==> run E: inputs <==
==> flow/design.v <==
module LASER(
	CLK,
	RST,
	X,
	Y,
	C1X,
	C1Y,
	C2X,
	C2Y,
	DONE
);
input 		    CLK, RST;
input [3:0]         X, Y;
output reg	    DONE;
output reg [3:0]    C1X, C1Y, C2X, C2Y;
parameter    s_idle    = 'd0,
	     s_input   = 'd1,
	     s_circle1 = 'd2,
             s_circle2 = 'd3,
	     s_check   = 'd4,
	     s_output  = 'd5;
integer    i,j;
reg 	     map[0:15][0:15];
reg [2:0]    current_state, next_state;
reg [5:0]    cover_num1, best_num1, cover_num2, best_num2, previous_sum; 	
reg [6:0]    cnt, cnt1;
reg signed [4:0]    bias_x, bias_y;
reg signed [4:0]    cur_x, cur_y, cir1_x, cir1_y, cir2_x, cir2_y;
reg signed [4:0]    best_x1, best_y1, best_x2, best_y2;
reg signed [4:0]    last_x1, last_y1, last_x2, last_y2;
wire	convergence, search_finish, delay_flag;
wire    outside_x1, outside_y1, outside_x2, outside_y2;
wire signed[5:0]    dis1, dis2; 		
assign dis1 = (cur_x-cir1_x)*(cur_x-cir1_x) + (cur_y-cir1_y)*(cur_y-cir1_y);
assign dis2 = (cur_x-cir2_x)*(cur_x-cir2_x) + (cur_y-cir2_y)*(cur_y-cir2_y);
assign search_finish = (cnt == 'd63 && cnt1 == 'd80);
assign delay_flag = (cnt1 == 'd80);
assign convergence = (best_num1 + best_num2 <= previous_sum );
assign outside_x1 = (cir1_x + bias_x > 'd15 || cir1_x + bias_x < 0);
assign outside_y1 = (cir1_y + bias_y > 'd15 || cir1_y + bias_y < 0);
assign outside_x2 = (cir2_x + bias_x > 'd15 || cir2_x + bias_x < 0);
assign outside_y2 = (cir2_y + bias_y > 'd15 || cir2_y + bias_y < 0);
always@(posedge CLK) begin
        if(RST)	
            current_state <= s_idle;
        else	
	    current_state <= next_state;
end
always@(*) begin
        next_state = current_state;
        case(current_state)
            s_idle   : 			     next_state = s_input;
	    s_input  :  if(cnt == 'd39)	     next_state = s_circle1;
	    s_circle1:  if(search_finish)    next_state = s_circle2;
	    s_circle2:  if(search_finish)    next_state = s_check;
	    s_check  :  if(convergence)	     next_state = s_output;
	                else	             next_state = s_circle2;
	    s_output : 			     next_state = s_input;
        endcase
end
always@(posedge CLK) begin
        case(current_state)
            s_idle   :  if(RST)			       cnt <= 'd0;  
	    s_input  :  if(cnt == 'd39)		       cnt <= 'd0;
		        else 			       cnt <= cnt+1;
	    s_circle1:  if(next_state == s_circle2)    cnt <= 'd0;
		        else if(delay_flag)	       cnt <= cnt+1;
	    s_circle2:  if(next_state == s_check)      cnt <= 'd0;     
	                else if(delay_flag)	       cnt <= cnt+1;
	    s_output :				       cnt <= 'd0;					
        endcase
end
always@(posedge CLK) begin
        case(current_state)
            s_idle   :  if(RST)		  cnt1 <= 'd0;  
	    s_circle1:  if(delay_flag)    cnt1 <= 'd0;
	                else 		  cnt1 <= cnt1+1;
	    s_circle2:  if(delay_flag)	  cnt1 <= 'd0;
		        else 		  cnt1 <= cnt1+1;
	    s_output :			  cnt1 <= 'd0;
    endcase
end
always@(posedge CLK) begin
        case(current_state)
            s_idle   : if(RST)
		           for(i=0;i<16;i=i+1)
		               for(j=0;j<16;j=j+1)
		                   map[i][j] <= 'd0;
	    s_input  : map[X][Y] <= 'd1;
	    s_output : for(i=0;i<16;i=i+1)
		           for(j=0;j<16;j=j+1)
			       map[i][j] <= 'd0;		
        endcase
end
always@(posedge CLK) begin
	case(current_state)
		s_idle   : if(RST)    cur_x <= 0;
		s_circle1: 	      cur_x <= (outside_x1) ? 0 : cir1_x + bias_x;
		s_circle2:	      cur_x <= (outside_x2) ? 0 : cir2_x + bias_x;
		s_output : 	      cur_x <= 0;
	endcase
end
always@(posedge CLK) begin
	case(current_state)
		s_idle   : if(RST)    cur_y <= 0;
		s_circle1: 	      cur_y <= (outside_y1) ? 0 : cir1_y + bias_y;
		s_circle2:	      cur_y <= (outside_y2) ? 0 : cir2_y + bias_y;
		s_output : 	      cur_y <= 0;
	endcase
end
always@(posedge CLK) begin
	case(current_state)
	    s_idle   : 	if(RST)    
                            begin	
                                cir1_x <= 2; 			
                                cir1_y <= 0; 		 	
                            end
	    s_circle1:  if(delay_flag)			
			    begin	
			        if(cir1_x == 'd14)	
                                    begin	
                                        cir1_x <= 2; 			
                                        cir1_y <= cir1_y+2; 	
                                    end
			        else				
                                    begin	
                                        cir1_x <= cir1_x + 2;
				    end
			     end
			 else if(delay_flag)		
                             begin	
                                 cir1_x <= cir1_x + 2;
			     end 
	     s_check  :  if(!convergence)
		             begin   
                                 cir1_x <= best_x2;
		                 cir1_y <= best_y2;
		             end  
	     s_output :	 begin	
                             cir1_x <= 2; 			
                             cir1_y <= 0;
 			 end
	 endcase
end
always@(posedge CLK) begin
	case(current_state)
	    s_idle   : 	if(RST)					
                            begin
                                cir2_x <= 2; 			
                                cir2_y <= 0; 			
                            end
	    s_circle2:  if(delay_flag)
			    begin	
			        if(cir2_x == 'd14)	
                                    begin	
                                        cir2_x <= 2; 			
                                        cir2_y <= cir2_y+2;
                                    end
				else
				    begin
                                	cir2_x <= cir2_x + 2;
				    end
			     end
	    s_check  :  if(!convergence)
		            begin	
                                cir2_x <= 2; 			
                                cir2_y <= 0; 			
                            end
	    s_output :	
		        begin	
                            cir2_x <= 2; 			
                            cir2_y <= 0; 			
                        end
	endcase
end
always@(posedge CLK) begin
	case(current_state)
	    s_idle   :  if(RST)					
                            begin	
                                best_x1 <= 0; 
                                best_y1 <= 0; 												
                            end
	    s_circle1:  if(delay_flag)			
                            begin	
                                best_x1 <= (cover_num1 > best_num1) ? cir1_x : best_x1;
				best_y1 <= (cover_num1 > best_num1) ? cir1_y : best_y1;
                            end
	    s_check  :  if(!convergence)		
                            begin	
                                best_x1 <= best_x2;
			        best_y1 <= best_y2;										
                            end
	    s_output :							
                            begin	
                                best_x1 <= 0; 
				best_y1 <= 0; 												
                            end
	endcase
end
always@(posedge CLK) begin
	case(current_state)
            s_idle   : 	if(RST)					
                            begin
	                        best_x2 <= 0; 
				best_y2 <= 0;
 			    end
	    s_circle2:  if(delay_flag)			
                            begin
                         	best_x2 <= (cover_num2 > best_num2) ? cir2_x : best_x2;
				best_y2 <= (cover_num2 > best_num2) ? cir2_y : best_y2;
                            end 
	    s_output :	begin	
                            best_x2 <= 0; 
			    best_y2 <= 0; 	
                        end
	endcase
end
always@(posedge CLK) begin
	case(current_state)
	    s_idle   : if(RST) 					
                           bias_x <= -'d4;
	    s_circle1: if(bias_x == 'd4)
		           bias_x <= -'d4;
		       else
			   bias_x <= bias_x+1;
	    s_circle2: if(bias_x == 'd4)		
                           bias_x <= -'d4;
		       else	
			   bias_x <= bias_x+1;
	    s_output : bias_x <= -'d4;
	endcase
end
always@(posedge CLK) begin
	case(current_state)
	    s_idle   : if(RST) 					
                           bias_y <= -'d4;
	    s_circle1: if(delay_flag)			
                           bias_y <= -'d4;
		       else if(bias_x == 'd4)	
                           bias_y <= bias_y+1;	 			
	    s_circle2: if(delay_flag)			
                           bias_y <= -'d4;
		       else if(bias_x == 'd4)	
                           bias_y <= bias_y+1;	
	    s_output : bias_y <= -'d4;
	endcase
end
always@(posedge CLK) begin
	case(current_state)
	    s_idle   : if(RST) 												
                           cover_num1 <= 'd0;
	    s_circle1: if(delay_flag)										
                           cover_num1 <= 'd0;
		       else if(outside_x1 || outside_y1)					
                           cover_num1 <= cover_num1;
		       else if(dis1 <= 'sd16  && map[cur_x][cur_y] == 'd1)	
                           cover_num1 <= cover_num1+1;					 
	    s_output : 						 								
                       cover_num1 <= 'd0;
	endcase
end
always@(posedge CLK) begin
	case(current_state)
	    s_idle   : if(RST) 												
                           best_num1 <= 'd0;
	    s_circle1: if(delay_flag)										
                           best_num1 <= (cover_num1 > best_num1) ? cover_num1 : best_num1;					
	    s_check  : if(!convergence)										
                           best_num1 <= best_num2;		
	    s_output : 														
                           best_num1 <= 'd0;
	endcase
end
always@(posedge CLK) begin
	case(current_state)
	    s_idle   : if(RST) 												
                           cover_num2 <= 'd0;				
	    s_circle2: if(delay_flag)										
                           cover_num2 <= 'd0;
		       else if(outside_x2 || outside_y2)					
                           cover_num2 <= cover_num2;
		       else if(dis2 <= 'sd16  && map[cur_x][cur_y] == 'd1)	
                           cover_num2 <= (dis1 > 'sd16) ? cover_num2+1 : cover_num2;	
	    s_output : 														
                       cover_num2 <= 'd0;
	endcase
end
always@(posedge CLK) begin
	case(current_state)
	    s_idle   : if(RST) 												
                           best_num2 <= 'd0;				
	    s_circle2: if(delay_flag)										
                           best_num2 <= (cover_num2 > best_num2) ? cover_num2 : best_num2;
	    s_check	 : if(!convergence)										
                           best_num2 <= 'd0;
	    s_output : 														
                           best_num2 <= 'd0;
	endcase
end
always@(posedge CLK) begin
	case(current_state)
	    s_idle   : if(RST) 	           previous_sum <= 'd0;				
	    s_check  : if(!convergence)    previous_sum <= best_num1 + best_num2;	
	    s_output : 		           previous_sum <= 'd0;
	endcase
end
always@(posedge CLK) begin
	if(current_state == s_check && !convergence)
	begin
	    last_x1 <= best_x1;
	    last_y1 <= best_y1;
	    last_x2 <= best_x2;
	    last_y2 <= best_y2;
	end
	else if(current_state == s_output)
	begin
            last_x1 <= 'd0;
	    last_y1 <= 'd0;
	    last_x2 <= 'd0;
	    last_y2 <= 'd0;
	end
end
always@(posedge CLK) begin
	if(next_state == s_output)    DONE <= 'd1;
	else			      DONE <= 'd0;
end
always@(posedge CLK) begin
	if(next_state == s_output) 
	begin
	    C1X <= last_x1[3:0];
	    C1Y <= last_y1[3:0];
	    C2X <= last_x2[3:0];
	    C2Y <= last_y2[3:0];
	end
	else
	begin
	    C1X <= 'd0;
	    C1Y <= 'd0;
	    C2X <= 'd0;
	    C2Y <= 'd0;
	end
end
endmodule 
==> flow/run.sh <==
#!/bin/bash
# the make line also repeats each setting of config.mk as NAME=value (left out here)
make -C /OpenROAD-flow-scripts/flow DESIGN_CONFIG=/design/flow/config.mk WORK_HOME=/design/flow/orfs CLKGATE_MAP_FILE= finish
==> flow/config.mk <==
export PLATFORM = sky130hd
export DESIGN_NAME = LASER
export DESIGN_NICKNAME = LASER
export VERILOG_FILES = /design/flow/design.v
export SDC_FILE = /design/flow/constraint.sdc
export NUM_CORES = 4
export LEC_CHECK = 0
export ABC_AREA = 1
export CAP_MARGIN = 0
export CELL_PAD_IN_SITES_DETAIL_PLACEMENT = 2
export CELL_PAD_IN_SITES_GLOBAL_PLACEMENT = 1
export CORE_ASPECT_RATIO = 0.59
export CORE_MARGIN = 3
export CORE_UTILIZATION = 40
export GPL_ROUTABILITY_DRIVEN = 0
export MAX_ROUTING_LAYER = met5
export MIN_ROUTING_LAYER = met2
export SETUP_SLACK_MARGIN = 0.64
export SLEW_MARGIN = 5
export TNS_END_PERCENT = 90
==> flow/constraint.sdc <==
create_clock -name core_clock -period 6.0 [get_ports {CLK}]
set_input_delay 1.2000 -clock core_clock [delete_from_list [all_inputs] [get_ports {CLK}]]
set_output_delay 1.2000 -clock core_clock [all_outputs]
set_load 0.01 [all_outputs]
==> run D: changes against run E <==
==> flow/config.mk (replaced) <==
export PLATFORM = sky130hd
export DESIGN_NAME = LASER
export DESIGN_NICKNAME = LASER
export VERILOG_FILES = /design/flow/design.v
export SDC_FILE = /design/flow/constraint.sdc
export NUM_CORES = 4
export LEC_CHECK = 0
export ABC_AREA = 0
export CAP_MARGIN = 20
export CELL_PAD_IN_SITES_DETAIL_PLACEMENT = 0
export CELL_PAD_IN_SITES_GLOBAL_PLACEMENT = 0
export CORE_ASPECT_RATIO = 1.0
export CORE_MARGIN = 2
export CORE_UTILIZATION = 72
export GPL_TIMING_DRIVEN = 1
export PLACE_DENSITY_LB_ADDON = 0.0
export SETUP_SLACK_MARGIN = 1.58
export SLEW_MARGIN = 20
export TNS_END_PERCENT = 65
==> flow/constraint.sdc (replaced) <==
create_clock -name core_clock -period 5.3 [get_ports {CLK}]
set_input_delay 1.0600 -clock core_clock [delete_from_list [all_inputs] [get_ports {CLK}]]
set_output_delay 1.0600 -clock core_clock [all_outputs]
set_load 0.01 [all_outputs]
==> run Z: changes against run E <==
==> flow/config.mk (replaced) <==
export PLATFORM = sky130hd
export DESIGN_NAME = LASER
export DESIGN_NICKNAME = LASER
export VERILOG_FILES = /design/flow/design.v
export SDC_FILE = /design/flow/constraint.sdc
export NUM_CORES = 4
export LEC_CHECK = 0
export ABC_AREA = 0
export CAP_MARGIN = 20
export CELL_PAD_IN_SITES_DETAIL_PLACEMENT = 0
export CELL_PAD_IN_SITES_GLOBAL_PLACEMENT = 0
export CORE_ASPECT_RATIO = 1.0
export CORE_MARGIN = 2
export CORE_UTILIZATION = 64
export GPL_TIMING_DRIVEN = 1
export MAX_ROUTING_LAYER = met4
export PLACE_DENSITY_LB_ADDON = 0.09
export SETUP_SLACK_MARGIN = -0.0
export SLEW_MARGIN = 20
export TNS_END_PERCENT = 65
==> flow/constraint.sdc (replaced) <==
create_clock -name core_clock -period 4.23 [get_ports {CLK}]
set_input_delay 0.8460 -clock core_clock [delete_from_list [all_inputs] [get_ports {CLK}]]
set_output_delay 0.8460 -clock core_clock [all_outputs]
set_load 0.01 [all_outputs]
==> results.cfg <==
; implementation run metrics
[global_route]
grtUsageMet2_pct = 59.0
groute.layer.met3.usage_pct = 5.18

[power_and_ir_drop]
sw_frac_of_total_pct = 25.4
share_comb_of_total_power_pct = 13.1

[floorplan]
tapCellCount = 330

[final_timing]
fin_ws_ps = -45.0
timing.final.setup_violations = 6

[status]
status = finished with violations
checkFailReasons = negative setup slack

[finish]
buf_share_pct = 3.12
(the above is from run D)
==> results.cfg <==
; implementation run metrics
[status]
status = finished with violations
checkFailReasons = negative setup slack

[final_timing]
timing.final.setup_violations = 12
fin_ws_ps = -1110

[finish]
buf_share_pct = 4.49
clock_area_share_pct = 6.46

[floorplan]
tapCellCount = 384

[power_and_ir_drop]
sw_frac_of_total_pct = 25.1
share_comb_of_total_power_pct = 13.2

[global_route]
grtUsageMet2_pct = 52.5
(the above is from run Z)
==> results.cfg <==
; implementation run metrics
[power_and_ir_drop]
share_comb_of_total_power_pct = 14.1
power_frac_clock_pct = 42.5
sw_frac_of_total_pct = 29.1
power.density_cell_area_mw_per_mm2 = 294

[floorplan]
tapCellCount = 630

[finish]
final_cells = 3023
buf_share_pct = 2.04

[global_route]
groute.layer.met3.usage_pct = 64.7
grtUsageMet2_pct = 47.1

[final_timing]
fin_ws_ps = 491

[status]
status = complete, no violations
(the above is from run E)

========
==> run a: inputs <==
Starts from the design.v that is shown in full above.
clock: 6.0 ns
lec_check: 0
abc_area: 1
cap_margin: 20
core_aspect_ratio: 1.97
core_margin: 5
core_utilization: 40
cts_cluster_diameter: 48
gpl_timing_driven: 0
min_routing_layer: met2
place_density_lb_addon: 0.22
setup_slack_margin: 0.17
slew_margin: 20
run.sh (not shown) runs the stock make flow with config.mk's settings and CLKGATE_MAP_FILE=.
==> inputs of run b, as changes to run a <==
Settings changed: ABC_AREA 1 to 0, CAP_MARGIN 20 to 25, CELL_PAD_IN_SITES_DETAIL_PLACEMENT from default to 1, CELL_PAD_IN_SITES_GLOBAL_PLACEMENT from default to 0, CORE_ASPECT_RATIO 1.97 to 1.0, CORE_MARGIN 5 to 6, CORE_UTILIZATION 40 to 70, CTS_CLUSTER_DIAMETER 48 to 161, CTS_CLUSTER_SIZE from default to 59, GPL_ROUTABILITY_DRIVEN from default to 0, GPL_TIMING_DRIVEN 0 to 1, HOLD_SLACK_MARGIN from default to 0.23, MAX_ROUTING_LAYER from default to met4, MIN_ROUTING_LAYER met2 to default, PLACE_DENSITY_LB_ADDON 0.22 to 0.09, SETUP_SLACK_MARGIN 0.17 to -0.25, TNS_END_PERCENT from default to 65.
==> flow/constraint.sdc (replaced) <==
create_clock -name core_clock -period 3.51 [get_ports {CLK}]
set_input_delay 0.7020 -clock core_clock [delete_from_list [all_inputs] [get_ports {CLK}]]
set_output_delay 0.7020 -clock core_clock [all_outputs]
set_load 0.01 [all_outputs]
==> inputs of run c, as changes to run a <==
Settings changed: ABC_AREA 1 to default, CORE_ASPECT_RATIO 1.97 to default, CORE_MARGIN 5 to 2, CORE_UTILIZATION 40 to 44, CTS_CLUSTER_DIAMETER 48 to default, GPL_TIMING_DRIVEN 0 to default, MIN_ROUTING_LAYER met2 to default, PLACE_DENSITY_LB_ADDON 0.22 to default, SETUP_SLACK_MARGIN 0.17 to default.
==> flow/constraint.sdc (replaced) <==
create_clock -name core_clock -period 3.27 [get_ports {CLK}]
set_input_delay 0.6540 -clock core_clock [delete_from_list [all_inputs] [get_ports {CLK}]]
set_output_delay 0.6540 -clock core_clock [all_outputs]
set_load 0.01 [all_outputs]
==> Changelog: implementation <==
### Implementation results

* Final worst setup slack at -2.04 ns
* Status: finished with violations
* Buffer share of cell area at 6.96%
* FMAX at 188 MHz
* Final setup fails at 66
* Layout violations: setup timing
# the run above: run c

==> Changelog: implementation <==
### Implementation results

* Status: no timing/DRC/antenna violations
* FMAX at 178 MHz
* Buffer share of cell area at 4.58%
* Final setup fails at 0
* Final worst setup slack at 0.369 ns
* Critical-path maximum fanout at 11
# the run above: run a

==> Changelog: implementation <==
### Implementation results

* Run Error: [ERROR DPL-0033] detailed placement checks failed during check placement.
* Num ports at 27
* Core area at 0.0255 mm²
* Status: did not finish
* Stopped at: detailed placement (3_5_place_dp)
* Largest cells by area after synthesis: dfxtp_1 (30%), edfxtp_1 (17%), mux4_2 (7.4%)
# the run above: run b

